==> flow/design.v <==
module cache(
    clk,
    proc_reset,
    proc_read,
    proc_write,
    proc_addr,
    proc_wdata,
    proc_stall,
    proc_rdata,
    mem_read,
    mem_write,
    mem_addr,
    mem_rdata,
    mem_wdata,
    mem_ready
);
    input          clk;
    input          proc_reset;
    input          proc_read, proc_write;
    input   [29:0] proc_addr;
    input   [31:0] proc_wdata;
    output reg        proc_stall;
    output reg [31:0] proc_rdata;
    input  [127:0] mem_rdata;
    input          mem_ready;
    output reg     mem_read, mem_write;
    output reg [27:0] mem_addr;
    output reg [127:0] mem_wdata;
	reg [127:0] block0, block1, block2, block3, block4, block5, block6, block7, block; 	 
	reg [7:0] valid, valid_save;
	reg [7:0] dirty, dirty_save;
	reg [24:0] tag0, tag1, tag2, tag3, tag4, tag5, tag6, tag7;
	reg [24:0] tag0_save, tag1_save, tag2_save, tag3_save, tag4_save, tag5_save, tag6_save, tag7_save;
	reg hit, stall, dirty_bit, valid_bit;
	reg [24:0] tag, tag_save;
	reg [127:0] data_4word;
	reg [1:0] state, next_state;
	reg [127:0] mem_data;
	reg [127:0] block0_save, block1_save,block2_save,block3_save,block4_save,block5_save,block6_save,block7_save;
	wire clk_i, rst_i;
assign clk_i = clk;
assign rst_i = proc_reset;
	always@ (*) begin   
		case(proc_addr[4:2])
		3'd0: begin
			dirty_bit = dirty_save[0];
			data_4word = block0_save;
			tag = tag0_save;
			valid_bit = valid_save[0];
		end
		3'd1: begin
			dirty_bit = dirty_save[1];
			data_4word = block1_save;
			tag = tag1_save;
			valid_bit = valid_save[1];
		end
		3'd2: begin
			dirty_bit = dirty_save[2];
			data_4word = block2_save;
			tag = tag2_save;
			valid_bit = valid_save[2];
		end
		3'd3: begin
			dirty_bit = dirty_save[3];
			data_4word = block3_save;
			tag = tag3_save;
			valid_bit = valid_save[3];
		end
		3'd4: begin
			dirty_bit = dirty_save[4];
			data_4word = block4_save;
			tag = tag4_save;
			valid_bit = valid_save[4];
		end
		3'd5: begin
			dirty_bit = dirty_save[5];
			data_4word = block5_save;
			tag = tag5_save;
			valid_bit = valid_save[5];
		end
		3'd6: begin
			dirty_bit = dirty_save[6];
			data_4word = block6_save;
			tag = tag6_save;
			valid_bit = valid_save[6];
		end
		3'd7: begin
			dirty_bit = dirty_save[7];
			data_4word = block7_save;
			tag = tag7_save;
			valid_bit = valid_save[7];
		end
		endcase
	end
	always @(valid_bit or tag or proc_addr or state) begin
		if(valid_bit && (tag == proc_addr[29:5]) && ~state[1] && ~state[0]) begin
			stall = 1'b0;
			hit = 1'b1;
		end
		else begin
			stall = 1'b1;
			hit = 1'b0;
		end
	end
	always @(*) begin
			case(proc_addr[1:0])
				2'd0: begin block = data_4word; block[31:0] = proc_wdata; end
				2'd1: begin block = data_4word; block[63:32] = proc_wdata; end
				2'd2: begin block = data_4word; block[95:64] = proc_wdata; end
				2'd3: begin block = data_4word; block[127:96] = proc_wdata; end
			endcase
	end
	always @(*)begin	 
		case(state) 
		2'b00:begin
			tag0 = tag0_save;
			tag1 = tag1_save;
			tag2 = tag2_save;
			tag3 = tag3_save;
			tag4 = tag4_save;
			tag5 = tag5_save;
			tag6 = tag6_save;
			tag7 = tag7_save;
		if(proc_write && hit) begin
			case(proc_addr[4:2])
			3'd0: begin 
				valid = valid_save;
				dirty = dirty_save;
				valid[0] = 1'b1;
				dirty[0] = 1'b1;
				block0 = block;
				block1 = block1_save;
				block2 = block2_save;
				block3 = block3_save;
				block4 = block4_save;
				block5 = block5_save;
				block6 = block6_save;
				block7 = block7_save;
				end
			3'd1: begin 
				valid = valid_save;
				dirty = dirty_save;
				valid[1] = 1'b1; 
				dirty[1] = 1'b1;
				block1 = block;
				block0 = block0_save;
				block2 = block2_save;
				block3 = block3_save;
				block4 = block4_save;
				block5 = block5_save;
				block6 = block6_save;
				block7 = block7_save;				
			end
			3'd2: begin 
				valid = valid_save;
				dirty = dirty_save;
				valid[2] = 1'b1; 
				dirty[2] = 1'b1;
				block2 = block;
				block0 = block0_save;
				block1 = block1_save;
				block3 = block3_save;	
				block4 = block4_save;
				block5 = block5_save;
				block6 = block6_save;
				block7 = block7_save;
			end
			3'd3: begin
				valid = valid_save;
				dirty = dirty_save;
				valid[3] = 1'b1; 
				dirty[3] = 1'b1;
				block3 = block;	
				block0 = block0_save;
				block1 = block1_save;
				block2 = block2_save;
				block4 = block4_save;
				block5 = block5_save;
				block6 = block6_save;
				block7 = block7_save;	
			end
			3'd4: begin 
				valid = valid_save;
				dirty = dirty_save;
				valid[4] = 1'b1; 
				dirty[4] = 1'b1;
				block4 = block; 
				block0 = block0_save;
				block1 = block1_save;
				block2 = block2_save;
				block3 = block3_save;
				block5 = block5_save;
				block6 = block6_save;
				block7 = block7_save;
			end
			3'd5: begin 
				valid = valid_save;
				dirty = dirty_save;
				valid[5] = 1'b1; 
				dirty[5] = 1'b1;
				block5 = block;
				block0 = block0_save;
				block1 = block1_save;
				block2 = block2_save;
				block3 = block3_save;
				block4 = block4_save;
				block6 = block6_save;
				block7 = block7_save; 
			end
			3'd6: begin 
				valid = valid_save;
				dirty = dirty_save;
				valid[6] = 1'b1; 
				dirty[6] = 1'b1;
				block6 = block; 
				block0 = block0_save;
				block1 = block1_save;
				block2 = block2_save;
				block3 = block3_save;
				block4 = block4_save;
				block5 = block5_save;
				block7 = block7_save;
			end
			3'd7: begin 
				valid = valid_save;
				dirty = dirty_save;
				valid[7] = 1'b1; 
				dirty[7] = 1'b1;
				block7 = block; 
				block0 = block0_save;
				block1 = block1_save;
				block2 = block2_save;
				block3 = block3_save;
				block4 = block4_save;
				block5 = block5_save;
				block6 = block6_save;
			end
			endcase
		end
		else begin
			valid = valid_save;
			dirty = dirty_save;
			block0 = block0_save;
			block1 = block1_save;
			block2 = block2_save;
			block3 = block3_save;
			block4 = block4_save;
			block5 = block5_save;
			block6 = block6_save;
			block7 = block7_save;
		end
		end
		2'b10:begin
			case(proc_addr[4:2])
			3'd0: begin 	
				valid = valid_save;
				dirty = dirty_save;
				valid[0] = 1'b1; 
				tag0 = proc_addr[29:5];
				tag1 = tag1_save;
				tag2 = tag2_save;
				tag3 = tag3_save;
				tag4 = tag4_save;
				tag5 = tag5_save;
				tag6 = tag6_save;
				tag7 = tag7_save;
				dirty[0] = 1'b0;
				block0 = mem_rdata;
				block1 = block1_save;
				block2 = block2_save;
				block3 = block3_save;
				block4 = block4_save;
				block5 = block5_save;
				block6 = block6_save;
				block7 = block7_save;				 
			end
			3'd1: begin 
				valid = valid_save;
				dirty = dirty_save;
				valid[1] = 1'b1; 
				tag1 = proc_addr[29:5];
				tag0 = tag0_save;
				tag2 = tag2_save;
				tag3 = tag3_save;
				tag4 = tag4_save;
				tag5 = tag5_save;
				tag6 = tag6_save;
				tag7 = tag7_save;
				dirty[1] = 1'b0;
				block1 = mem_rdata; 
				block0 = block0_save;
				block2 = block2_save;
				block3 = block3_save;
				block4 = block4_save;
				block5 = block5_save;
				block6 = block6_save;
				block7 = block7_save;
			end
			3'd2: begin 
				valid = valid_save;
				dirty = dirty_save;
				valid[2] = 1'b1; 
				tag2 = proc_addr[29:5];
				tag0 = tag0_save;
				tag1 = tag1_save;
				tag3 = tag3_save;
				tag4 = tag4_save;
				tag5 = tag5_save;
				tag6 = tag6_save;
				tag7 = tag7_save;
				dirty[2] = 1'b0;
				block2 = mem_rdata; 
				block0 = block0_save;
				block1 = block1_save;
				block3 = block3_save;
				block4 = block4_save;
				block5 = block5_save;
				block6 = block6_save;
				block7 = block7_save;
			end
			3'd3: begin 
				valid = valid_save;
				dirty = dirty_save;
				valid[3] = 1'b1; 
				tag3 = proc_addr[29:5];
				tag0 = tag0_save;
				tag1 = tag1_save;
				tag2 = tag2_save;
				tag4 = tag4_save;
				tag5 = tag5_save;
				tag6 = tag6_save;
				tag7 = tag7_save;
				dirty[3] = 1'b0;
				block3 = mem_rdata; 
				block0 = block0_save;
				block1 = block1_save;
				block2 = block2_save;
				block4 = block4_save;
				block5 = block5_save;
				block6 = block6_save;
				block7 = block7_save;
			end
			3'd4: begin 
				valid = valid_save;
				dirty = dirty_save;
				valid[4] = 1'b1; 
				tag4 = proc_addr[29:5];
				tag0 = tag0_save;
				tag1 = tag1_save;
				tag2 = tag2_save;
				tag3 = tag3_save;
				tag5 = tag5_save;
				tag6 = tag6_save;
				tag7 = tag7_save;
				dirty[4] = 1'b0;
				block4 = mem_rdata; 
				block0 = block0_save;
				block1 = block1_save;
				block2 = block2_save;
				block3 = block3_save;
				block5 = block5_save;
				block6 = block6_save;
				block7 = block7_save;
			end
			3'd5: begin 
				valid = valid_save;
				dirty = dirty_save;
				valid[5] = 1'b1; 
				tag5 = proc_addr[29:5];
				tag0 = tag0_save;
				tag1 = tag1_save;
				tag2 = tag2_save;
				tag3 = tag3_save;
				tag4 = tag4_save;
				tag6 = tag6_save;
				tag7 = tag7_save;
				dirty[5] = 1'b0;
				block5 = mem_rdata; 
				block0 = block0_save;
				block1 = block1_save;
				block2 = block2_save;
				block3 = block3_save;
				block4 = block4_save;
				block6 = block6_save;
				block7 = block7_save;
			end
			3'd6: begin 
				valid = valid_save;
				dirty = dirty_save;
				valid[6] = 1'b1; 
				tag6 = proc_addr[29:5];
				tag0 = tag0_save;
				tag1 = tag1_save;
				tag2 = tag2_save;
				tag3 = tag3_save;
				tag4 = tag4_save;
				tag5 = tag5_save;
				tag7 = tag7_save;
				dirty[6] = 1'b0;
				block6 = mem_rdata; 
				block0 = block0_save;
				block1 = block1_save;
				block2 = block2_save;
				block3 = block3_save;
				block4 = block4_save;
				block5 = block5_save;
				block7 = block7_save;
			end
			3'd7: begin 
				valid = valid_save;
				dirty = dirty_save;
				valid[7] = 1'b1; 
				tag7 = proc_addr[29:5];
				tag0 = tag0_save;
				tag1 = tag1_save;
				tag2 = tag2_save;
				tag3 = tag3_save;
				tag4 = tag4_save;
				tag5 = tag5_save;
				tag6 = tag6_save;
				dirty[7] = 1'b0;
				block7 = mem_rdata; 
				block0 = block0_save;
				block1 = block1_save;
				block2 = block2_save;
				block3 = block3_save;
				block4 = block4_save;
				block5 = block5_save;
				block6 = block6_save;
			end
			endcase
		end
		default: begin
				valid = valid_save;
				dirty = dirty_save;
				tag0 = tag0_save;
				tag1 = tag1_save;
				tag2 = tag2_save;
				tag3 = tag3_save;
				tag4 = tag4_save;
				tag5 = tag5_save;
				tag6 = tag6_save;
				tag7 = tag7_save;
				block0 = block0_save;
				block1 = block1_save;
				block2 = block2_save;
				block3 = block3_save;
				block4 = block4_save;
				block5 = block5_save;
				block6 = block6_save;
				block7 = block7_save;	
		end
		endcase
	end
	always @(*) begin	 
		case(state) 
			2'b00:begin 	 
				if(hit || ~(proc_read || proc_write)) begin
					next_state = 2'b00;
				end
				else if(dirty_bit) begin
					next_state = 2'b11;
				end
				else begin
					next_state = 2'b10;
				end
			end
			2'b01:begin
				next_state = 2'b00;
			end
			2'b10:begin	 
				if(mem_ready) begin
					next_state = 2'b00;
				end
				else begin
					next_state = 2'b10;
				end
			end
			2'b11:begin	 
				if(mem_ready) begin
					next_state = 2'b10;
				end
				else begin
					next_state = 2'b11;
				end
			end
		endcase
	end
	always @(*) begin	 
		case(state)	
			2'b00:begin	 
				proc_stall = stall;
				mem_read = 1'b0;
				mem_write = 1'b0;
				mem_addr = 28'b0;
				mem_wdata = 128'b0;
				if(proc_read) begin
					case(proc_addr[1:0])
						2'd0: proc_rdata = data_4word[31:0];
						2'd1: proc_rdata = data_4word[63:32];
						2'd2: proc_rdata = data_4word[95:64];
						2'd3: proc_rdata = data_4word[127:96];
					endcase
				end
				else begin
					proc_rdata = 32'b0;
				end
			end
			2'b01: begin
				proc_stall = 1'b0;
				proc_rdata = 32'b0;
				mem_read = 1'b0;
				mem_write = 1'b0;
				mem_addr = 28'b0;
				mem_wdata = 128'b0;
			end
			2'b10:begin	 
				proc_stall = 1'b1;
				proc_rdata = 32'b0;
				mem_read = 1'b1;
				mem_write = 1'b0;
				mem_addr = proc_addr[29:2];
				mem_wdata = 128'b0;
			end
			2'b11:begin	 
				proc_stall = 1'b1;
				proc_rdata = 32'b0;
				mem_read = 1'b0;
				mem_write = 1'b1;
				mem_addr = {tag, proc_addr[4:2]};
				mem_wdata = data_4word;
			end
		endcase
	end
	always@( posedge clk or posedge proc_reset ) begin
	    if( proc_reset ) begin
	    	state <= 2'b00;
			valid_save <= 8'b0;
			dirty_save <= 8'b0;  
			tag0_save <= 25'b0;  
			tag1_save <= 25'b0;  
			tag2_save <= 25'b0;  
			tag3_save <= 25'b0;  
			tag4_save <= 25'b0;  
			tag5_save <= 25'b0;  
			tag6_save <= 25'b0;  
			tag7_save <= 25'b0;  
		end
	    else begin
	    	state <= next_state;
			valid_save <= valid;
			dirty_save <= dirty;
			tag0_save <= tag0;
			tag1_save <= tag1;
			tag2_save <= tag2;
			tag3_save <= tag3;
			tag4_save <= tag4;
			tag5_save <= tag5;
			tag6_save <= tag6;
			tag7_save <= tag7;
	    end
	end
	always @(posedge clk_i or posedge rst_i) begin
		if(rst_i) begin
			block0_save <= 128'b0;
			block1_save <= 128'b0;
			block2_save <= 128'b0;
			block3_save <= 128'b0;
			block4_save <= 128'b0;
			block5_save <= 128'b0;
			block6_save <= 128'b0;
			block7_save <= 128'b0;	
		end
		else begin
			block0_save <= block0;
			block1_save <= block1;
			block2_save <= block2;
			block3_save <= block3;
			block4_save <= block4;
			block5_save <= block5;
			block6_save <= block6;
			block7_save <= block7;
		end
	end
endmodule
==> flow/run.sh <==
#!/bin/bash
# the make line also repeats each setting of config.mk as NAME=value (left out here)
make -C /OpenROAD-flow-scripts/flow DESIGN_CONFIG=/design/flow/config.mk WORK_HOME=/design/flow/orfs CLKGATE_MAP_FILE= finish
==> flow/config.mk <==
export PLATFORM = sky130hd
export DESIGN_NAME = cache
export DESIGN_NICKNAME = cache
export VERILOG_FILES = /design/flow/design.v
export SDC_FILE = /design/flow/constraint.sdc
export NUM_CORES = 4
export LEC_CHECK = 0
export CAP_MARGIN = 20
export CORE_MARGIN = 2
export CORE_UTILIZATION = 72
export CTS_CLUSTER_SIZE = 74
export PLACE_DENSITY_LB_ADDON = 0.0
export SETUP_SLACK_MARGIN = 1.71
export SLEW_MARGIN = 20
==> flow/constraint.sdc <==
create_clock -name core_clock -period 6.93 [get_ports {clk}]
set_input_delay 1.3860 -clock core_clock [delete_from_list [all_inputs] [get_ports {clk}]]
set_output_delay 1.3860 -clock core_clock [all_outputs]
set_load 0.01 [all_outputs]
==> run summary, run 1 <==
Nature of the critical path endpoint - output pin
MaxCap Viol Count - 0
Clk slew on worst S/H paths - 0.06 ns
Most common cell in the netlist - dfrtp_1
Clock tree buffer depth - 3
Final ANT Viol Nets - 0
Clock sink count - 1242
CP peak stage delay - 0.71 ns
Status - timing/DRC/antenna clean
CTS H-tree lvls - 3
R2r startpoint - state[0]$_DFF_PP0_
Final worst slack - 1.17 ns
Final wirelength - 255 mm
Post-Syn Area - 0.0605 mm²
Count of library flops with an enable pin - 0
Fin util - 88.3%
Critical Path RT - 5.54 ns
DP HPWL - 141 mm
Top cells by area - dfrtp_1 51%, mux2_2 20%, mux2_1 3.0%, mux2i_1 2.9%, nand2_1 2.5%
First-pass GRT wire length - 351 mm
Total GRT Usage - 56.3%
Element type at the critical path start - input pin
Die X - 294 µm
WP buf/inv - 4
Reg2reg end - block7_save[6]$_DFFE_PP0P_
CORE AREA - 0.0834 mm²
DRT iter0 DRCs - 8655
Hold depth - 1
Synth mux share - 27.6%
R2R Setup Slk - 2.54 ns
Worst IR drop on VDD - 0.295 mV
Gate Count Post-Synth - 5150
Adder-Cell Fraction of Synth Area - 0%
Late-Pin Clk Latency - 0.73 ns
CTS tree - built
Placed inst area - 0.0661 mm²
Final setup fails - 0
Min Clock Period, post-route - 5.76 ns
Yosys Chip Area - 0.0605 mm²
Max FO, Critical Path - 19
Internal Pwr Total - 0.0193 W
Clk pwr share - 21.7%
Comb power frac - 36.4%
Hold Path Class - reg -> reg
Overflow after GRT - 0
Critical Path AT - 4.37 ns
Ports - 386
Leak pwr - 32.4 nW
Drt drc - 0
Synth flops - 1242
Net Sw Power - 0.0113 W
Vias in the first global route - 51300
Critical path's most frequent cell - a221oi_2
Average wire per standard cell - 37.5 µm
Fmax - 0.174 GHz
Routed vias/inst - 7.79
Sw Ratio - 36.9%
Sequential element share of the synthesized area - 51.4%
Ordered list of cells on the worst path - buf_16, buf_8, nor2b_2, buf_12, a221oi_2, a31oi_1, a221oi_2, nor3_1, clkdlybuf4s50_1
Synth area leader - dfrtp_1
P per Cell Area - 416 mW/mm²
Combinational gate power - 0.0111 W
Final worst path period share - 83.1%
Max-slew violations - 0
Worst setup path startpoint - proc_addr[4]
Die height - 294 µm
Seq pwr share - 42.0%
Async SR Flop Fraction - 100%
Yosys warning tally - 1
R2r worst-path depth - 8
Die Area - 0.0864 mm²
Clk. pwr - 0.00665 W
Min-delay src - valid_save[0]$_DFFE_PP0P_
Final Cell Area - 0.0736 mm²
Worst Skew - 0.0228 ns
Mapped Avg Cell Area - 11.7 µm²
Final Hold Fails - 0
Post-synthesis compound-gate area fraction - 9.91%
WP depth - 9
Ys cells - 5150
Worst Hold Path EP - valid_save[0]$_DFFE_PP0P_
CP max-delay cell - nor3_1
Via count - 52900
Root buffer cell - clkbuf_16
PortBufs - 385
GP Congestion - 0.990
Max-slew headroom - 21.8%
XOR/XNOR Area Share - 0.203%
DP Worst Slack - 0.576 ns
Post-synthesis simple-gate area fraction - 7.52%
Setup_tns - 0 ns
Sequential power - 0.0129 W
Highest-power group - sequential cells
RSZ-0062 raised after global routing - yes
Syn Nets - 5345
Total Nets Final - 5786
Largest logic family - multiplexers
Crit path max-delay family - buffers and inverters
Top cells by count, synth - 1242 x dfrtp_1, 1067 x mux2_2, 408 x nand2_1
Row count - 106
Worst-margin pin slew - 1.17 ns
Predominant post-synthesis flop cell - dfrtp_1
Fp util - 72.5%
Tool Warnings - 62
Area grow syn2layout - 21.7%
CP Class - in -> out
CTS buffer count - 120
CP Capture Point - mem_wdata[28]
Largest net degree at the start of global routing - 189
Drt pass-1 iters - 8
Synth cell types - 66
Max-area cell share - 51.4%
Initial antenna violation count - 46
timing repair:
| action | in CTS | in global routing |
|---|---|---|
| gates cloned | 28 | 3 |
| endpoints found under the setup margin | 183 | 50 |
| hold buffers | 0 | 0 |
| pin swaps | 31 | 28 |
| gates resized | 293 | 174 |
| buffers inserted | 79 | 36 |
area by class of cell:
class,count,area [µm²]
antenna,34,85.1
timing repair buffer,733,8190
fill,3611,9770
inverter,38,203
sequential,1242,31100
tap,1080,1350
multi-input combinational,3454,28900
clock inverter,22,234
timing repair inverter,2,20.0
clock buffer,184,3620
layer usage:
| metal | track usage, % | part of all wire [%] |
|---|---|---|
| met1 | 67.2 | 31 |
| met5 | 1.53 | 0.12 |
| met3 | 27.0 | 17 |
| met4 | 47.8 | 12 |
| met2 | 76.4 | 40 |
through the flow:
step	instances	hold WS, ns	power [W]
finish	6789	0.463	0.0307
global route	6761	0.503	0.0314
CTS	6714	0.467	0.0291
detailed placement	6401	0.449	0.0222
global placement	6400	0.446	0.0216
floorplan	5150	0.427	0.0187
==> inputs of run 2 (changes only) <==
Settings changed: CORE_UTILIZATION 72 to 68, CTS_CLUSTER_SIZE 74 to 41, HOLD_SLACK_MARGIN from default to 0.29, PLACE_DENSITY_LB_ADDON 0.0 to default, SETUP_SLACK_MARGIN 1.71 to default.
Clock period 6.93 ns to 4.18 ns, I/O delays scaled along.
==> run summary, run 2 <==
Via count - 53200 (+0.61%)
Drt pass-1 iters - 6 (-2)
Largest logic family - multiplexers
Final ANT Viol Nets - 0 (unchanged)
RSZ-0062 raised after global routing - yes
Worst Skew - 0.0291 ns (+0.00639 ns)
First-pass GRT wire length - 352 mm (+0.52%)
Hold Path Class - reg -> reg
Sequential power - 0.0211 W (+64%)
Hold depth - 1 (unchanged)
WHS - 0.477 ns (+0.0139 ns)
Final Hold Fails - 0 (unchanged)
R2R Setup Slk - 0.40 ns (-2.14 ns)
Gr busiest metal - met2
Final wirelength - 249 mm (-2.2%)
Fmax - 0.225 GHz
XOR/XNOR Area Share - 0.203% (unchanged)
Clk pwr share - 22.5% (+0.8 points)
Met3 usage - 21.4% (-5.6 points)
CTS H-tree lvls - 4 (+1)
Synth area leader - dfrtp_1
Clk. pwr - 0.0119 W (+79%)
Max-slew headroom - 19.2% (-2.6 points)
Placed inst area - 0.0715 mm² (+8.1%)
Synth cell types - 66 (unchanged)
Vias in the first global route - 52700 (+2.6%)
Seq pwr share - 40.2% (-1.8 points)
Element type at the critical path start - input pin
Final Cell Area - 0.0781 mm² (+6.0%)
Max FO, Critical Path - 14 (-5)
Post-Syn Area - 0.0605 mm² (unchanged)
GP Congestion - 1.01 (+1.9%)
Total GRT Usage - 53.5% (-2.8 points)
Clk slew on worst S/H paths - 0.06 ns (about the same)
WP depth - 15 (+6)
Max-slew violations - 0 (unchanged)
Async SR Flop Fraction - 100% (unchanged)
Row count - 109 (+2.8%)
Worst-margin pin slew - 1.21 ns (+0.0390 ns)
Filler cells - 4000 (+11%)
Synth flops - 1242 (unchanged)
DP Worst Slack - -0.662 ns (-1.24 ns)
Average wire per standard cell - 33.7 µm (-10%)
Post-synthesis compound-gate area fraction - 9.91% (unchanged)
Sequential element share of the synthesized area - 51.4% (unchanged)
Tool Warnings - 46 (-26%)
Crit path max-delay family - buffers and inverters
Post-synthesis simple-gate area fraction - 7.52% (unchanged)
Combinational gate power - 0.0196 W (+77%)
CP Capture Point - proc_stall
P per Cell Area - 674 mW/mm² (+62%)
Die height - 302 µm (+2.9%)
CTS buffer count - 133 (+11%)
Overflow after GRT - 0 (unchanged)
Yosys warning tally - 1 (unchanged)
Most common cell in the netlist - dfrtp_1
Drt drc - 0 (unchanged)
Final worst path period share - 106% (+23 points)
Yosys Chip Area - 0.0605 mm² (unchanged)
WP buf/inv - 7 (+3)
Leak pwr - 35.3 nW (+8.7%)
CORE AREA - 0.0882 mm² (+5.8%)
Ys cells - 5150 (unchanged)
Critical Path RT - 3.34 ns (-2.20 ns)
Count of library flops with an enable pin - 0 (unchanged)
Late-Pin Clk Latency - 0.77 ns (+0.04 ns)
Syn Nets - 5345 (unchanged)
R2r worst-path depth - 6 (-2)
Routed vias/inst - 7.19 (-7.8%)
Sw Ratio - 35.8% (-1.1 points)
Min-delay src - valid_save[6]$_DFFE_PP0P_
Net Sw Power - 0.0188 W (+66%)
Die X - 302 µm (+2.9%)
Final worst slack - -0.257 ns (-1.43 ns)
Setup_tns - -0.696 ns (-0.696 ns)
Clock sink count - 1242 (unchanged)
Largest net degree at the start of global routing - 165 (-13%)
Area grow syn2layout - 29.0%
Die Area - 0.0914 mm² (+5.8%)
Worst IR drop on VDD - 0.604 mV (+100%)
Worst setup path startpoint - proc_addr[3]
Min Clock Period, post-route - 4.44 ns
Synth mux share - 27.6% (unchanged)
Ordered list of cells on the worst path - buf_12, buf_12, nor2b_4, buf_12, a221oi_1, o22ai_1, buf_4, xor2_1, nor4_1, nand4_1, buf_6, nor4_4, buf_4, o21bai_4, buf_6
Predominant post-synthesis flop cell - dfrtp_1
CP max-delay cell - nor4_1
Max-area cell share - 51.4% (unchanged)
Cts hold-fix bufs - 0 (unchanged)
Highest-power group - sequential cells
DRT iter0 DRCs - 7608 (-12%)
Violated checks - setup timing
Top cells by area - dfrtp_1 51%, mux2_2 20%, mux2_1 3.0%, mux2i_1 2.9%, nand2_1 2.5%
PortBufs - 385 (unchanged)
Ports - 386 (unchanged)
Top cells by count, synth - 1242 x dfrtp_1, 1067 x mux2_2, 408 x nand2_1
Fp util - 68.6% (-4.0 points)
CP peak stage delay - 0.40 ns (-0.31 ns)
Met2 track demand over resource - 75.6% (-0.85 points)
Critical Path AT - 3.60 ns (-0.77 ns)
CP Class - in -> out
Initial antenna violation count - 27 (-41%)
Met1 usage in global routing - 66.0% (-1.2 points)
Adder-Cell Fraction of Synth Area - 0% (unchanged)
MaxCap Viol Count - 0 (unchanged)
Mapped Avg Cell Area - 11.7 µm² (unchanged)
Critical path's most frequent cell - buf_12
DP HPWL - 161 mm (+14%)
CTS tree - built
Total Nets Final - 6313 (+9.1%)
Worst Hold Path EP - valid_save[6]$_DFFE_PP0P_
Reg2reg end - block3_save[124]$_DFFE_PP0P_
Comb power frac - 37.2% (+0.8 points)
Clock tree buffer depth - 3 (unchanged)
R2r startpoint - state[0]$_DFF_PP0_
Nature of the critical path endpoint - output pin
Internal Pwr Total - 0.0338 W (+75%)
Gate Count Post-Synth - 5150 (unchanged)
Status - finished with violations
Root buffer cell - clkbuf_16
Final setup fails - 17 (+17)
run 2: through the flow:
| step | util (%) | std cells | total power, W |
|---|---|---|---|
| final | 88.5 | 7407 | 0.0526 |
| after CTS | 87.2 | 7349 | 0.0508 |
| after detailed placement | 81.0 | 7078 | 0.0385 |
| after global placement | 81.0 | 7078 | 0.0373 |
| after floorplan | - | 5150 | 0.0310 |
| after global routing | 88.4 | 7383 | 0.0542 |
run 2: layout make-up:
type	count	area (µm²)	share of cell area, %
timing repair buffer	1251	12200	15.7
sequential	1242	31100	39.8
clock buffer	203	3990	5.11
tap	1165	1460	1.87
antenna	25	62.6	0.0801
inverter	38	174	0.223
multi-input combinational	3452	28800	36.8
clock inverter	31	289	0.370
run 2: metal layers:
metal / up-vias / share of wire (%)
met2: 4798 / 42
met5: - / 0.12
li1: 20600 / -
met1: 26300 / 33
met3: 1490 / 15
met4: 28 / 9.7
run 2: repair_timing:
action                     in CTS  in global routing
setup buffers                  31                 29
gates cloned                    6                  4
pin swaps                      30                 42
hold endpoints to repair        0                  0
setup endpoints to repair      62                 49
resized                       206                176
==> inputs of run 3 (changes only) <==
Settings changed: CORE_UTILIZATION 68 to 72, CTS_CLUSTER_SIZE 41 to 49, HOLD_SLACK_MARGIN 0.29 to -0.09, MAX_ROUTING_LAYER from default to met4, PLACE_DENSITY from default to 0.73, SETUP_SLACK_MARGIN from default to -0.31.
==> run summary, run 3 <==
CP peak stage delay - 0.52 ns (+0.12 ns)
CTS buffer count - 132 (-0.75%)
Max-area cell share - 51.4% (unchanged)
Clock sink count - 1242 (unchanged)
Gate Count Post-Synth - 5150 (unchanged)
Root buffer cell - clkbuf_16
Hold Path Class - reg -> reg
Final ANT Viol Nets - 0 (unchanged)
CORE AREA - 0.0834 mm² (-5.5%)
Comb power frac - 37.0% (-0.2 points)
R2R Setup Slk - 0.06 ns (-0.34 ns)
XOR/XNOR Area Share - 0.203% (unchanged)
Max FO, Critical Path - 18 (+4)
Worst-margin pin slew - 1.47 ns (+0.263 ns)
Seq pwr share - 39.8% (-0.4 points)
Fp util - 72.5% (+4.0 points)
WP depth - 16 (+1)
Max-slew headroom - 1.64% (-18 points)
Sequential power - 0.0214 W (about the same)
CP max-delay cell - clkdlybuf4s50_1
R2r worst-path depth - 14 (+8)
Post-synthesis compound-gate area fraction - 9.91% (unchanged)
Clk. pwr - 0.0124 W (+4%)
Drt drc - 0 (unchanged)
Combinational gate power - 0.0199 W (about the same)
Max-slew violations - 0 (unchanged)
Mapped Avg Cell Area - 11.7 µm² (unchanged)
Drt pass-1 iters - 18 (+12)
Area grow syn2layout - 27.1%
Synth area leader - dfrtp_1
Element type at the critical path start - input pin
Final worst slack - -0.510 ns (-0.253 ns)
Row count - 106 (-2.8%)
Die height - 294 µm (-2.8%)
Critical Path RT - 3.34 ns (about the same)
Critical Path AT - 3.85 ns (+0.25 ns)
Worst Skew - 0.0441 ns (+0.0150 ns)
Post-Syn Area - 0.0605 mm² (unchanged)
Syn Nets - 5345 (unchanged)
CP Capture Point - proc_rdata[31]
Clock tree buffer depth - 3 (unchanged)
Worst setup path startpoint - proc_addr[3]
Async SR Flop Fraction - 100% (unchanged)
RSZ-0062 raised after global routing - yes
Total GRT Usage - 60.3% (+6.8 points)
Vias in the first global route - 55200 (+4.8%)
Filler cells - 2916 (-27%)
Placed inst area - 0.0712 mm² (-0.44%)
Highest-power group - sequential cells
Top cells by area - dfrtp_1 51%, mux2_2 20%, mux2_1 3.0%, mux2i_1 2.9%, nand2_1 2.5%
Average wire per standard cell - 36.5 µm (+8.3%)
Count of library flops with an enable pin - 0 (unchanged)
Total Nets Final - 6245 (-1.1%)
CTS H-tree lvls - 4 (unchanged)
Violated checks - setup timing
Critical path's most frequent cell - buf_12
CP Class - in -> out
Synth cell types - 66 (unchanged)
Late-Pin Clk Latency - 0.82 ns (+0.05 ns)
Ys cells - 5150 (unchanged)
Synth mux share - 27.6% (unchanged)
MaxCap Viol Count - 0 (unchanged)
Ports - 386 (unchanged)
Min-delay src - tag5_save[20]$_DFFE_PP0P_
Tool Warnings - 44 (-4.3%)
GP Congestion - 1.03 (+2.0%)
Predominant post-synthesis flop cell - dfrtp_1
Final wirelength - 267 mm (+6.9%)
Largest net degree at the start of global routing - 165 (unchanged)
Clk slew on worst S/H paths - 0.05 ns (about the same)
Worst Hold Path EP - tag5_save[20]$_DFFE_PP0P_
Hold depth - 2 (+1)
Fmax - 0.213 GHz (-5.4%)
Final worst path period share - 112% (+6.1 points)
Worst IR drop on VDD - 0.628 mV (+4.0%)
Min Clock Period, post-route - 4.69 ns (+0.253 ns)
Top cells by count, synth - 1242 x dfrtp_1, 1067 x mux2_2, 408 x nand2_1
Reg2reg end - block0_save[113]$_DFFE_PP0P_
Largest logic family - multiplexers
WHS - 0.476 ns (-0.00157 ns)
Yosys Chip Area - 0.0605 mm² (unchanged)
Net Sw Power - 0.0198 W (+5.0%)
DRT iter0 DRCs - 9709 (+28%)
Ordered list of cells on the worst path - buf_12, buf_12, inv_4, buf_12, buf_12, buf_12, o21a_1, a21oi_1, a21oi_1, o22ai_2, mux2i_1, buf_4, nor2_1, a211oi_2, buf_4, clkdlybuf4s50_1
WP buf/inv - 9 (+2)
Status - finished with violations
R2r startpoint - tag5_save[24]$_DFFE_PP0P_
Final Cell Area - 0.0769 mm² (-1.5%)
Register area - 0.0311 mm² (about the same)
Initial antenna violation count - 45 (+67%)
P per Cell Area - 699 mW/mm² (+3.8%)
Synth flops - 1242 (unchanged)
Die Area - 0.0864 mm² (-5.5%)
Most common cell in the netlist - dfrtp_1
MI comb area - 0.0282 mm² (-2.0%)
Adder-Cell Fraction of Synth Area - 0% (unchanged)
Sw Ratio - 36.8% (+0.98 points)
Cts hold-fix bufs - 0 (unchanged)
Overflow after GRT - 0 (unchanged)
Routed vias/inst - 7.67 (+6.7%)
Final setup fails - 88 (+71)
Post-synthesis simple-gate area fraction - 7.52% (unchanged)
DP HPWL - 159 mm (-1.2%)
Sequential element share of the synthesized area - 51.4% (unchanged)
Die X - 294 µm (-2.8%)
CTS tree - built
Internal Pwr Total - 0.0340 W (+0.65%)
Leak pwr - 34.6 nW (-1.9%)
Clk pwr share - 23.1% (+0.6 points)
Yosys warning tally - 1 (unchanged)
PortBufs - 385 (unchanged)
Via count - 56100 (+5.4%)
First-pass GRT wire length - 365 mm (+3.6%)
Crit path max-delay family - buffers and inverters
Nature of the critical path endpoint - output pin
Final Hold Fails - 0 (unchanged)
run 3: timing repair:
action                                  CTS  global route
gates cloned                              0             6
buffers inserted                          7            22
endpoints found under the setup margin   20            33
pin swaps                                 6            11
hold endpoints to repair                  0             0
resized                                  46           128
run 3: through the flow:
stage | std cells | TNS [ns] | power (W) | utilization, % | setup slack (ns)
6_report | 7314 | -16.45 | 0.0537 | 92.1 | -0.510
5_1_grt | 7302 | -13.87 | 0.0549 | 92.1 | -0.489
4_1_cts | 7213 | -9.84 | 0.0513 | 91.0 | -0.420
3_5_place_dp | 6971 | -335.49 | 0.0385 | 85.3 | -0.770
3_3_place_gp | 6971 | -215.87 | 0.0371 | 85.3 | -0.636
2_1_floorplan | 5150 | - | 0.0310 | - | -13.82
run 3: cell type report:
class	count	area share, %
Antenna cell	82	0.267
Sequential cell	1242	40.4
Multi-Input combinational cell	3452	36.7
Clock inverter	50	0.798
Tap cell	1080	1.76
Timing Repair Buffer	1184	14.8
Clock buffer	186	5.01
Inverter	38	0.216
run 3: routing by layer:
metal,share of wire (%),routed length [µm],vias up,GRT usage [%]
li1,-,-,20600,-
met1,30,79700,26800,67.8
met2,40,107000,6155,81.7
met3,18,47000,2557,27.2
met4,12,33200,0,51.2
met5,0,0,-,-
==> inputs of run 4 (changes only) <==
Settings changed: CORE_UTILIZATION 72 to 40, CTS_CLUSTER_SIZE 49 to default, GPL_TIMING_DRIVEN from default to 0, HOLD_SLACK_MARGIN -0.09 to default, MAX_ROUTING_LAYER met4 to default, PLACE_DENSITY 0.73 to 0.72, SETUP_SLACK_MARGIN -0.31 to default.
Clock period 4.18 ns to 8.0 ns, I/O delays scaled along.
==> run summary, run 4 <==
Count of library flops with an enable pin - 0 (unchanged)
Net Sw Power - 0.0101 W (-49%)
Largest net degree at the start of global routing - 36 (-78%)
Critical path's most frequent cell - buf_4
Gate Count Post-Synth - 5150 (unchanged)
CP max-delay cell - clkdlybuf4s50_1
Via count - 53500 (-4.6%)
Max-slew violations - 0 (unchanged)
Area grow syn2layout - 22.0%
Final worst path period share - 103% (-9.2 points)
Leak pwr - 31.7 nW (-8.3%)
Sequential power - 0.0108 W (-50%)
Most common cell in the netlist - dfrtp_1
Predominant post-synthesis flop cell - dfrtp_1
Cts hold-fix bufs - 0 (unchanged)
Root buffer cell - clkbuf_16
Clk pwr share - 23.9% (+0.8 points)
Hold depth - 1 (-1)
Max FO, Critical Path - 10 (-8)
CORE AREA - 0.150 mm² (+80%)
Hold Path Class - reg -> reg
WP depth - 15 (-1)
DRT iter0 DRCs - 7790 (-20%)
Min Clock Period, post-route - 8.24 ns
Max-area cell share - 51.4% (unchanged)
P per Cell Area - 366 mW/mm² (-48%)
Initial antenna violation count - 56 (+24%)
Average wire per standard cell - 40.4 µm (+11%)
WHS - 0.465 ns (-0.0103 ns)
Top cells by area - dfrtp_1 51%, mux2_2 20%, mux2_1 3.0%, mux2i_1 2.9%, nand2_1 2.5%
Total GRT Usage - 40.7% (-20 points)
Worst setup path startpoint - proc_addr[2]
Final setup fails - 31 (-65%)
Clk slew on worst S/H paths - 0.06 ns (about the same)
Clock tree buffer depth - 3 (unchanged)
Critical Path RT - 6.40 ns (+3.06 ns)
Post-synthesis compound-gate area fraction - 9.91% (unchanged)
Overflow after GRT - 0 (unchanged)
Final wirelength - 319 mm (+20%)
Nature of the critical path endpoint - output pin
CTS buffer count - 137 (+3.8%)
Synth mux share - 27.6% (unchanged)
Die X - 393 µm (+34%)
R2R Setup Slk - 2.41 ns (+2.35 ns)
Clk. pwr - 0.00645 W (-48%)
Worst-margin pin slew - 1.44 ns (-0.0355 ns)
Worst Hold Path EP - valid_save[3]$_DFFE_PP0P_
PortBufs - 376 (-2.3%)
Status - finished with violations
Ys cells - 5150 (unchanged)
WP buf/inv - 8 (-1)
XOR/XNOR Area Share - 0.203% (unchanged)
Post-synthesis simple-gate area fraction - 7.52% (unchanged)
Internal Pwr Total - 0.0170 W (-50%)
Yosys warning tally - 1 (unchanged)
GP Congestion - 1.06 (+3.0%)
Final ANT Viol Nets - 0 (unchanged)
Vias in the first global route - 51000 (-7.5%)
RSZ-0062 raised after global routing - no
Row count - 142 (+34%)
Element type at the critical path start - input pin
Ports - 386 (unchanged)
CP Capture Point - proc_rdata[26]
Final Hold Fails - 0 (unchanged)
Clock sink count - 1242 (unchanged)
Die Area - 0.154 mm² (+79%)
Comb power frac - 36.2% (-0.8 points)
Ordered list of cells on the worst path - clkdlybuf4s50_1, buf_4, buf_4, buf_4, buf_6, clkbuf_8, nor2_1, buf_4, a22oi_1, o211ai_1, o21ai_0, nor2_1, a21oi_1, a211oi_2, clkdlybuf4s50_1
Max-slew headroom - 4.01% (+2.4 points)
CTS H-tree lvls - 4 (unchanged)
Drt pass-1 iters - 8 (-10)
R2r worst-path depth - 10 (-4)
Reg2reg end - block7_save[60]$_DFFE_PP0P_
Die height - 393 µm (+34%)
CP peak stage delay - 0.64 ns (+0.12 ns)
Yosys Chip Area - 0.0605 mm² (unchanged)
Synth area leader - dfrtp_1
Largest logic family - multiplexers
Min-delay src - valid_save[3]$_DFFE_PP0P_
Adder-Cell Fraction of Synth Area - 0% (unchanged)
Sw Ratio - 37.3% (+0.53 points)
Worst Skew - 0.0350 ns (-0.00912 ns)
Total Nets Final - 5925 (-5.1%)
Total power - 0.0270 W (-50%)
CP Class - in -> out
Synth cell types - 66 (unchanged)
Fin util - 49.2% (-43 points)
Top cells by count, synth - 1242 x dfrtp_1, 1067 x mux2_2, 408 x nand2_1
Crit path max-delay family - buffers and inverters
Violated checks - setup timing
CTS tree - built
Drt drc - 0 (unchanged)
Late-Pin Clk Latency - 0.83 ns (about the same)
Highest-power group - sequential cells
Syn Nets - 5345 (unchanged)
Final worst slack - -0.241 ns (+0.270 ns)
Post-Syn Area - 0.0605 mm² (unchanged)
Fp util - 40.3% (-32 points)
Fmax - 0.121 GHz
R2r startpoint - state[0]$_DFF_PP0_
Async SR Flop Fraction - 100% (unchanged)
Routed vias/inst - 6.77 (-12%)
Sequential element share of the synthesized area - 51.4% (unchanged)
First-pass GRT wire length - 425 mm (+16%)
DP HPWL - 231 mm (+46%)
Combinational gate power - 0.00979 W (-51%)
Mapped Avg Cell Area - 11.7 µm² (unchanged)
Seq pwr share - 39.9% (about the same)
Tool Warnings - 30 (-32%)
Worst IR drop on VDD - 0.203 mV (-68%)
MaxCap Viol Count - 0 (unchanged)
Synth flops - 1242 (unchanged)
Critical Path AT - 6.64 ns (+2.79 ns)
==> run 4: area by class of cell <==
type	count	area, µm²
Antenna cell	57	143
Buffer	413	2290
Clock buffer	194	3950
Clock inverter	40	477
Fill cell	13400	76100
Inverter	38	154
Multi-Input combinational cell	3452	28100
Sequential cell	1242	31100
Tap cell	2016	2520
Timing Repair Buffer	446	5100
==> run 4: repair_timing <==
item	CTS	global route
buffers inserted	0	5
gates resized	194	73
endpoints found under the setup margin	161	32
endpoints found under the hold margin	0	0
pin swaps	2	4
==> run 4: per-stage QoR <==
stage	instances	setup TNS, ns	worst slack (ns)	cell area, µm²
6_report	7898	-3.06	-0.241	73800
5_1_grt	7845	0	0.00342	73700
4_1_cts	7836	-0.211	-0.129	73300
3_5_place_dp	7606	-157.49	-2.08	68300
3_3_place_gp	7542	-	-18.10	66800
2_1_floorplan	5150	-	-10.76	60500
==> run 4: metal layers <==
layer,up-vias,part of all wire [%],track usage [%]
met3,1601,16,20.4
met5,-,0.14,1.05
met4,26,11,36.4
met2,5066,39,54.0
li1,19900,-,-
met1,26900,34,47.7
==> inputs of run 5 (changes only) <==
Settings changed: CAP_MARGIN 20 to 10, CORE_MARGIN 2 to 5, CORE_UTILIZATION 40 to 32, CTS_CLUSTER_DIAMETER from default to 331, MAX_ROUTING_LAYER from default to met5, PLACE_DENSITY 0.72 to 0.84, SLEW_MARGIN 20 to 25.
Clock period 8.0 ns to 11.3 ns, I/O delays scaled along.
==> run summary, run 5 <==
Post-synthesis compound-gate area fraction - 9.91% (unchanged)
Drt pass-1 iters - 10 (+2)
Row count - 159 (+12%)
Internal Pwr Total - 0.0121 W (-29%)
Final worst path period share - 105% (+2.1 points)
DP HPWL - 237 mm (+2.2%)
Seq pwr share - 39.9% (about the same)
Final ANT Viol Nets - 0 (unchanged)
Worst setup path startpoint - proc_addr[2]
Adder-Cell Fraction of Synth Area - 0% (unchanged)
Fmax - 0.0842 GHz
Min Clock Period, post-route - 11.87 ns
Count of library flops with an enable pin - 0 (unchanged)
Hold depth - 1 (unchanged)
PortBufs - 376 (unchanged)
MaxCap Viol Count - 0 (unchanged)
Gate Count Post-Synth - 5150 (unchanged)
Final Cell Area - 0.0740 mm² (+0.23%)
CTS buffer count - 132 (-3.6%)
Overflow after GRT - 0 (unchanged)
Mapped Avg Cell Area - 11.7 µm² (unchanged)
Status - finished with violations
Final Hold Fails - 0 (unchanged)
Worst Skew - 0.0513 ns (+0.0163 ns)
Total GRT Usage - 32.3% (-8.4 points)
Initial antenna violation count - 60 (+7.1%)
Max-slew headroom - 7.90% (+3.9 points)
Fin util - 39.4% (-9.9 points)
Filler cells - 17700 (+33%)
R2R Setup Slk - 5.57 ns (+3.16 ns)
Top cells by count, synth - 1242 x dfrtp_1, 1067 x mux2_2, 408 x nand2_1
Die X - 445 µm (+13%)
Ys cells - 5150 (unchanged)
Tool Warnings - 29 (-3.3%)
Ports - 386 (unchanged)
Top cells by area - dfrtp_1 51%, mux2_2 20%, mux2_1 3.0%, mux2i_1 2.9%, nand2_1 2.5%
Critical Path AT - 9.61 ns (+2.97 ns)
Vias in the first global route - 51200 (+0.33%)
Drt drc - 0 (unchanged)
Average wire per standard cell - 39.3 µm (-2.8%)
Clock sink count - 1242 (unchanged)
Worst IR drop on VDD - 0.179 mV (-12%)
Crit path max-delay family - buffers and inverters
First-pass GRT wire length - 438 mm (+2.9%)
Synth mux share - 27.6% (unchanged)
WP depth - 13 (-2)
Sequential element share of the synthesized area - 51.4% (unchanged)
Synth area leader - dfrtp_1
XOR/XNOR Area Share - 0.203% (unchanged)
Reg2reg end - block5_save[20]$_DFFE_PP0P_
Worst-margin pin slew - 1.38 ns (-0.0538 ns)
Synth flops - 1242 (unchanged)
Hold Path Class - reg -> reg
P per Cell Area - 260 mW/mm² (-29%)
Final setup fails - 19 (-39%)
Synth cell types - 66 (unchanged)
R2r startpoint - tag1_save[12]$_DFFE_PP0P_
Sw Ratio - 37.1% (-0.20 points)
Post-CTS Setup Inserts - 0 (unchanged)
Sequential power - 0.00768 W (-29%)
Clk. pwr - 0.00472 W (-27%)
DRT iter0 DRCs - 8939 (+15%)
CTS tree - built
Clk slew on worst S/H paths - 0.06 ns (about the same)
Largest logic family - multiplexers
CP Class - in -> out
CP Capture Point - proc_rdata[20]
Critical path's most frequent cell - buf_2
Post-synthesis simple-gate area fraction - 7.52% (unchanged)
Worst Hold Path EP - valid_save[4]$_DFFE_PP0P_
CORE AREA - 0.188 mm² (+25%)
Total Nets Final - 5931 (+0.10%)
WP buf/inv - 9 (+1)
Critical Path RT - 9.04 ns (+2.64 ns)
Element type at the critical path start - input pin
Max-slew violations - 0 (unchanged)
Net Sw Power - 0.00714 W (-29%)
Combinational gate power - 0.00685 W (-30%)
Via count - 54200 (+1.3%)
Violated checks - setup timing
RSZ-0062 raised after global routing - no
Min-delay src - valid_save[4]$_DFFE_PP0P_
Placed inst area - 0.0691 mm² (+1.2%)
CP peak stage delay - 1.09 ns (+0.45 ns)
GP Congestion - 1.11 (+4.6%)
Clk pwr share - 24.5% (+0.6 points)
Most common cell in the netlist - dfrtp_1
Root buffer cell - clkbuf_16
Die height - 445 µm (+13%)
Leak pwr - 31.7 nW (about the same)
Predominant post-synthesis flop cell - dfrtp_1
Final worst slack - -0.573 ns (-0.332 ns)
Nature of the critical path endpoint - output pin
Syn Nets - 5345 (unchanged)
Async SR Flop Fraction - 100% (unchanged)
CTS H-tree lvls - 4 (unchanged)
Yosys warning tally - 1 (unchanged)
Max FO, Critical Path - 10 (unchanged)
Post-Syn Area - 0.0605 mm² (unchanged)
R2r worst-path depth - 11 (+1)
Die Area - 0.198 mm² (+28%)
Comb power frac - 35.6% (-0.6 points)
Clock tree buffer depth - 3 (unchanged)
CP max-delay cell - nor3_1
Late-Pin Clk Latency - 0.82 ns (about the same)
Final wirelength - 330 mm (+3.4%)
Largest net degree at the start of global routing - 35 (-2.8%)
Yosys Chip Area - 0.0605 mm² (unchanged)
Highest-power group - sequential cells
Max-area cell share - 51.4% (unchanged)
Fp util - 32.2% (-8.2 points)
Area grow syn2layout - 22.3%
Routed vias/inst - 6.45 (-4.8%)
Ordered list of cells on the worst path - clkdlybuf4s50_1, buf_2, buf_4, buf_2, buf_2, clkbuf_1, buf_2, clkbuf_2, a221oi_1, nor3_1, a21oi_1, a211oi_1, clkdlybuf4s50_1
-- run 5: metrics by stage --
stage	setup WS (ns)	hold slack, ns	std cells	setup TNS, ns	power [W]
5_1_grt	0.0123	0.481	8337	0	0.0197
3_3_place_gp	-15.05	0.444	8021	-	0.0137
4_1_cts	0.0855	0.469	8318	0	0.0187
6_report	-0.573	0.465	8402	-2.98	0.0193
3_5_place_dp	0.129	0.454	8089	0	0.0141
2_1_floorplan	-8.12	0.427	5150	-	0.0115
-- run 5: layout make-up --
class	count	area, µm²	area share [%]
Timing Repair Buffer	452	5300	7.16
Tap cell	2495	3120	4.22
Inverter	38	146	0.198
Antenna cell	76	190	0.257
Sequential cell	1242	31100	42.0
Clock inverter	54	861	1.16
Buffer	418	2040	2.76
Clock buffer	175	3700	5.00
Multi-Input combinational cell	3452	27600	37.2
-- run 5: per-layer routing --
layer	vias up	share of wire [%]	global-route usage (%)
li1	19900	-	-
met1	27000	32	34.7
met2	5394	40	44.1
met3	1847	15	16.7
met4	16	13	33.2
met5	-	0.055	0.722
-- run 5: what timing repair did --
| item | CTS | global route |
|---|---|---|
| resized | 0 | 1 |
| hold buffers | 0 | 0 |
| endpoints found under the setup margin | 0 | 1 |
==> inputs of run 6 (changes only) <==
Settings changed: ABC_AREA from default to 1, CELL_PAD_IN_SITES_DETAIL_PLACEMENT from default to 0, CELL_PAD_IN_SITES_GLOBAL_PLACEMENT from default to 2, CORE_ASPECT_RATIO from default to 0.67, CORE_MARGIN 5 to 2, CORE_UTILIZATION 32 to 71, CTS_CLUSTER_DIAMETER 331 to default, CTS_CLUSTER_SIZE from default to 54, MAX_ROUTING_LAYER met5 to default, PLACE_DENSITY 0.84 to 0.72, SLEW_MARGIN 25 to 20, TNS_END_PERCENT from default to 90.
Clock period 11.3 ns to 6.34 ns, I/O delays scaled along.
==> run summary, run 6 <==
Post-synthesis compound-gate area fraction - 11.5% (+1.6 points)
Predominant post-synthesis flop cell - dfrtp_1
Die height - 243 µm (-45%)
Syn Nets - 8031 (+50%)
Synth area leader - dfrtp_1
XOR/XNOR Area Share - 0% (-0.20 points)
Row count - 87 (-45%)
Synth cell types - 33 (-50%)
Async SR Flop Fraction - 100% (unchanged)
Post-Syn Area - 0.0605 mm² (about the same)
Post-synthesis simple-gate area fraction - 31.5% (+24 points)
Mapped Avg Cell Area - 7.72 µm² (-34%)
Failed at - global placement without I/O
Synth mux share - 0% (-28 points)
Ys cells - 7836 (+52%)
Yosys warning tally - 1 (unchanged)
Sequential element share of the synthesized area - 51.4% (about the same)
Most common cell in the netlist - nand2_1
Synth flops - 1242 (unchanged)
Status - stopped before the end
Gate Count Post-Synth - 7836 (+52%)
Die Area - 0.0876 mm² (-56%)
CORE AREA - 0.0843 mm² (-55%)
Error msg - [ERROR GPL-0301] Utilization 138.830 % exceeds 100%.
Largest logic family - simple AND/OR/NAND/NOR gates
Die X - 361 µm (-19%)
Max-area cell share - 51.4% (about the same)
Top cells by count, synth - 3158 x nand2_1, 1242 x dfrtp_1, 1124 x nand3_1
Fp util - 71.8% (+40 points)
Count of library flops with an enable pin - 0 (unchanged)
Adder-Cell Fraction of Synth Area - 0% (unchanged)
Top cells by area - dfrtp_1 51%, nand2_1 20%, nand3_1 9.3%, o21ai_0 4.6%, a22oi_1 2.4%
Yosys Chip Area - 0.0605 mm² (about the same)
==> inputs of run 7 (changes only) <==
Settings changed: ABC_AREA 1 to default, CAP_MARGIN 10 to 20, CELL_PAD_IN_SITES_DETAIL_PLACEMENT 0 to default, CELL_PAD_IN_SITES_GLOBAL_PLACEMENT 2 to default, CORE_ASPECT_RATIO 0.67 to default, CORE_UTILIZATION 71 to 18, CTS_CLUSTER_SIZE 54 to default, GPL_TIMING_DRIVEN 0 to default, PLACE_DENSITY 0.72 to 0.6, TNS_END_PERCENT 90 to default.
Clock period 6.34 ns to 11.6 ns, I/O delays scaled along.
==> run summary, run 7 <==
Status - timing/DRC/antenna clean
Max-slew headroom - 5.18%
Clock sink count - 1242
Post-CTS Resized - 0
Sequential power - 0.00742 W
Worst IR drop on VDD - 0.180 mV
DP HPWL - 190 mm
Late-Pin Clk Latency - 0.82 ns
Final Hold Fails - 0
CTS buffer count - 138
CTS H-tree lvls - 4
CP Capture Point - proc_rdata[15]
Die height - 584 µm (+140%)
WP depth - 11
Top cells by area - dfrtp_1 51%, mux2_2 20%, mux2_1 3.0%, mux2i_1 2.9%, nand2_1 2.5%
Initial antenna violation count - 51
RSZ-0062 raised after global routing - no
Synth mux share - 27.6% (+28 points)
Yosys warning tally - 1 (unchanged)
Element type at the critical path start - input pin
Max FO, Critical Path - 69
Leak pwr - 30.6 nW
Max-area cell share - 51.4% (about the same)
Worst setup path startpoint - proc_addr[2]
M1 WL - 104 mm
First-pass GRT wire length - 383 mm
Via count - 46600
Total Nets Final - 5590
GP Congestion - 0.920
CTS tree - built
Net Sw Power - 0.00629 W
Final setup fails - 0
CORE AREA - 0.334 mm² (+300%)
Met3 WL - 21.2 mm
Met2 wire length - 123 mm
Min-delay src - valid_save[3]$_DFFE_PP0P_
Critical Path AT - 7.22 ns
Most common cell in the netlist - dfrtp_1
Post-Syn Area - 0.0605 mm² (about the same)
Highest-power group - sequential cells
Die Area - 0.341 mm² (+290%)
Count of library flops with an enable pin - 0 (unchanged)
Overflow after GRT - 0
Synth flops - 1242 (unchanged)
Combinational gate power - 0.00603 W
Post-CTS Setup Inserts - 0
Nature of the critical path endpoint - output pin
Adder-Cell Fraction of Synth Area - 0% (unchanged)
Final worst slack - 2.06 ns
Non-filler cells, final - 9903
Total power - 0.0178 W
R2r worst-path depth - 12
Cts hold-fix bufs - 0
Syn Nets - 5345 (-33%)
Cells after DPL - 9642
Largest net degree at the start of global routing - 174
Largest logic family - multiplexers
R2R Setup Slk - 6.94 ns
Max-slew violations - 0
Fp util - 18.1% (-54 points)
Clk pwr share - 24.6%
Internal Pwr Total - 0.0115 W
Area grow syn2layout - 22.4%
Die X - 584 µm (+62%)
Average wire per standard cell - 28.1 µm
MaxCap Viol Count - 0
WP buf/inv - 5
Gate Count Post-Synth - 5150 (-34%)
CP peak stage delay - 0.81 ns
Vias in the first global route - 46600
Fin util - 22.2%
MI comb area - 0.0277 mm²
Yosys Chip Area - 0.0605 mm² (about the same)
Filler cells - 35400
Post-synthesis compound-gate area fraction - 9.91% (-1.6 points)
Drt pass-1 iters - 5
Tool Warnings - 72
Ys cells - 5150 (-34%)
DRT iter0 DRCs - 5008
Sw Ratio - 35.2%
Mapped Avg Cell Area - 11.7 µm² (+52%)
Final ANT Viol Nets - 0
Clk slew on worst S/H paths - 0.05 ns
PortBufs - 385
Predominant post-synthesis flop cell - dfrtp_1
Worst Hold Path EP - valid_save[3]$_DFFE_PP0P_
Reg2reg end - block6_save[87]$_DFFE_PP0P_
Drt drc - 0
Synth area leader - dfrtp_1
Hold depth - 1
Worst-margin pin slew - 1.41 ns
Clk. pwr - 0.00438 W
XOR/XNOR Area Share - 0.203% (+0.20 points)
Async SR Flop Fraction - 100% (unchanged)
Row count - 212 (+140%)
Min Clock Period, post-route - 9.54 ns
Seq pwr share - 41.6%
DP Worst Slack - 2.41 ns
Ordered list of cells on the worst path - buf_8, buf_12, inv_4, buf_4, o21ai_0, o21ai_0, o21ai_0, a21oi_1, a21oi_1, a211oi_2, clkdlybuf4s50_1
P per Cell Area - 241 mW/mm²
Crit path max-delay family - buffers and inverters
Synth cell types - 66 (+100%)
Ports - 386
Worst Skew - 0.0712 ns
Final wirelength - 279 mm
CP max-delay cell - a21oi_1
Total GRT Usage - 15.9%
Critical path's most frequent cell - o21ai_0
Sequential element share of the synthesized area - 51.4% (about the same)
Final worst path period share - 82.2%
Routed vias/inst - 4.70
Post-synthesis simple-gate area fraction - 7.52% (-24 points)
Root buffer cell - clkbuf_16
Clock tree buffer depth - 3
Critical Path RT - 9.28 ns
Comb power frac - 33.8%
R2r startpoint - tag7_save[2]$_DFFE_PP0P_
DR top layer - met5
Fmax - 0.105 GHz
Top cells by count, synth - 1242 x dfrtp_1, 1067 x mux2_2, 408 x nand2_1
Register area - 0.0311 mm²
CP Class - in -> out
Hold Path Class - reg -> reg
[run 7: area by class of cell]
class / instances / area share [%]
clock buffers: 211 / 5.47
well taps: 4387 / 7.41
inverters: 38 / 0.215
repair buffers: 523 / 6.89
diodes: 20 / 0.0676
clock inverters: 30 / 0.591
multi-input cells: 3452 / 37.4
flip-flops and latches: 1242 / 42.0
[run 7: routing by layer]
layer,up-vias,GRT usage (%)
met5,-,0
met4,18,14.8
met3,664,3.26
met2,2451,24.3
met1,24300,18.7
li1,19100,-
[run 7: per-stage QoR]
step           cell area, µm²  hold slack [ns]  TNS [ns]
2_1_floorplan           60500            0.427  -9790.95
3_3_place_gp            69500            0.446         0
3_5_place_dp            69500            0.450         0
4_1_cts                 74000            0.468         0
5_1_grt                 74000            0.480         0
6_report                74000            0.464         0
==> inputs of run 8 (changes only) <==
Settings changed: CORE_UTILIZATION 18 to 65, CTS_CLUSTER_DIAMETER from default to 43, MAX_ROUTING_LAYER from default to met4.
Clock period 11.6 ns to 4.57 ns, I/O delays scaled along.
==> run summary, run 8 <==
Status - finished with violations
Violated checks - setup timing
Worst IR drop on VDD - 0.480 mV (+170%)
Largest logic family - multiplexers
Cts hold-fix bufs - 0 (unchanged)
Total GRT Usage - 51.4% (+35 points)
Gr busiest metal - met2
Most common cell in the netlist - dfrtp_1
Non-filler cells, final - 7430 (-25%)
Critical Path AT - 3.77 ns (-3.45 ns)
Fmax - 0.214 GHz
Critical Path RT - 3.66 ns (-5.62 ns)
DP HPWL - 159 mm (-16%)
Clk pwr share - 26.3% (+1.7 points)
Ordered list of cells on the worst path - buf_12, buf_12, buf_16, buf_16, buf_4, mux2i_1, o21ai_1, a221oi_2, nor2_1, buf_4, mux2i_2, a211oi_2, buf_4, clkdlybuf4s50_1
Worst Hold Path EP - valid_save[5]$_DFFE_PP0P_
Filler cells - 5043 (-86%)
CTS H-tree lvls - 4 (unchanged)
Clock sink count - 1242 (unchanged)
Late-Pin Clk Latency - 0.79 ns (-0.03 ns)
Clk slew on worst S/H paths - 0.06 ns (about the same)
GP Congestion - 1.01 (+9.8%)
CTS tree - built
Worst Skew - 0.0210 ns (-0.0503 ns)
Min-delay src - valid_save[5]$_DFFE_PP0P_
Final worst slack - -0.110 ns (-2.17 ns)
Root buffer cell - clkbuf_16
Initial antenna violation count - 28 (-45%)
Min Clock Period, post-route - 4.68 ns
Async SR Flop Fraction - 100% (unchanged)
Yosys warning tally - 1 (unchanged)
Synth area leader - dfrtp_1
RSZ-0062 raised after global routing - yes
Mapped Avg Cell Area - 11.7 µm² (unchanged)
CP peak stage delay - 0.49 ns (-0.32 ns)
P per Cell Area - 630 mW/mm² (+160%)
CP Class - in -> out
Area grow syn2layout - 28.4%
Hold Path Class - reg -> reg
Max-slew headroom - 18.6% (+13 points)
Via count - 51200 (+9.9%)
Critical path's most frequent cell - buf_4
DP Worst Slack - -0.286 ns (-2.69 ns)
Final wirelength - 238 mm (-15%)
Hold depth - 1 (unchanged)
DRT iter0 DRCs - 6661 (+33%)
CORE AREA - 0.0919 mm² (-72%)
Largest net degree at the start of global routing - 126 (-28%)
Reg2reg end - block2_save[105]$_DFFE_PP0P_
Drt drc - 0 (unchanged)
Net Sw Power - 0.0168 W (+170%)
Overflow after GRT - 0 (unchanged)
Top cells by count, synth - 1242 x dfrtp_1, 1067 x mux2_2, 408 x nand2_1
Internal Pwr Total - 0.0322 W (+180%)
Max-slew violations - 0 (unchanged)
Met3 usage - 16.1% (+13 points)
Clock tree buffer depth - 3 (unchanged)
Comb power frac - 34.8% (+1.0 points)
Post-synthesis simple-gate area fraction - 7.52% (unchanged)
Worst-margin pin slew - 1.22 ns (-0.194 ns)
XOR/XNOR Area Share - 0.203% (unchanged)
Sequential power - 0.0190 W (+160%)
PortBufs - 385 (unchanged)
Vias in the first global route - 51100 (+9.7%)
Met1 usage in global routing - 64.0% (+45 points)
Post-synthesis compound-gate area fraction - 9.91% (unchanged)
Seq pwr share - 38.9% (-2.7 points)
WP depth - 14 (+3)
Met2 track demand over resource - 70.7% (+46 points)
Count of library flops with an enable pin - 0 (unchanged)
Die X - 309 µm (-47%)
MaxCap Viol Count - 0 (unchanged)
Yosys Chip Area - 0.0605 mm² (unchanged)
Predominant post-synthesis flop cell - dfrtp_1
Synth flops - 1242 (unchanged)
Die Area - 0.0955 mm² (-72%)
CP max-delay cell - clkdlybuf4s50_1
R2r worst-path depth - 8 (-4)
Crit path max-delay family - buffers and inverters
Post-Syn Area - 0.0605 mm² (unchanged)
Drt pass-1 iters - 6 (+1)
Worst setup path startpoint - proc_addr[2]
Average wire per standard cell - 32.0 µm (+14%)
WP buf/inv - 8 (+3)
Highest-power group - sequential cells
Final ANT Viol Nets - 0 (unchanged)
R2r startpoint - state[0]$_DFF_PP0_
Element type at the critical path start - input pin
Ports - 386 (unchanged)
Synth cell types - 66 (unchanged)
Die height - 309 µm (-47%)
Routed vias/inst - 6.89 (+47%)
Synth mux share - 27.6% (unchanged)
Final worst path period share - 102% (+20 points)
Adder-Cell Fraction of Synth Area - 0% (unchanged)
Top cells by area - dfrtp_1 51%, mux2_2 20%, mux2_1 3.0%, mux2i_1 2.9%, nand2_1 2.5%
Cells after DPL - 7091 (-26%)
Tool Warnings - 36 (-50%)
Final Hold Fails - 0 (unchanged)
First-pass GRT wire length - 344 mm (-10%)
Ys cells - 5150 (unchanged)
CTS buffer count - 153 (+11%)
Sequential element share of the synthesized area - 51.4% (unchanged)
Syn Nets - 5345 (unchanged)
Fp util - 65.8% (+48 points)
Max-area cell share - 51.4% (unchanged)
Max FO, Critical Path - 21 (-70%)
Sw Ratio - 34.3% (-0.99 points)
Gate Count Post-Synth - 5150 (unchanged)
Combinational gate power - 0.0170 W (+180%)
Total Nets Final - 6226 (+11%)
Nature of the critical path endpoint - output pin
R2R Setup Slk - 0.47 ns (-6.47 ns)
Leak pwr - 35.0 nW (+15%)
Final setup fails - 3 (+3)
Row count - 111 (-48%)
Clk. pwr - 0.0129 W (+190%)
CP Capture Point - proc_rdata[11]
[run 8: layer usage]
metal / vias up / wire length, µm
met3: 1035 / 31300
met2: 3797 / 101000
met4: 0 / 20300
met1: 25900 / 85000
li1: 20500 / -
met5: - / 0
[run 8: repair_timing]
action / 4_1_cts / 5_1_grt
endpoints found under the setup margin: 33 / 30
pin swaps: 9 / 21
gates resized: 80 / 90
setup buffers: 6 / 17
cloned: 4 / 1
[run 8: cell type report]
type	count	area (µm²)	share of cell area (%)
multi-input combinational	3452	28200	36.2
sequential	1242	31100	40.0
tap	1243	1560	2.00
antenna	35	87.6	0.113
timing repair buffer	1144	11300	14.5
inverter	38	164	0.211
clock buffer	195	4310	5.55
clock inverter	81	1050	1.35
[run 8: metrics by stage]
stage                     instance area [µm²]  TNS [ns]  util [%]  power [W]  hold WS, ns
after floorplan                         60500         -         -     0.0283        0.427
after CTS                               77100    -0.124      83.8     0.0480        0.466
final                                   77700    -0.193      84.5     0.0489        0.465
after global routing                    77700    -0.268      84.5     0.0507        0.496
after global placement                  71200     -4.38      77.4     0.0340        0.444
after detailed placement                71200    -38.18      77.4     0.0349        0.450
No activity file was given, so power comes from the tool's default toggle rates.
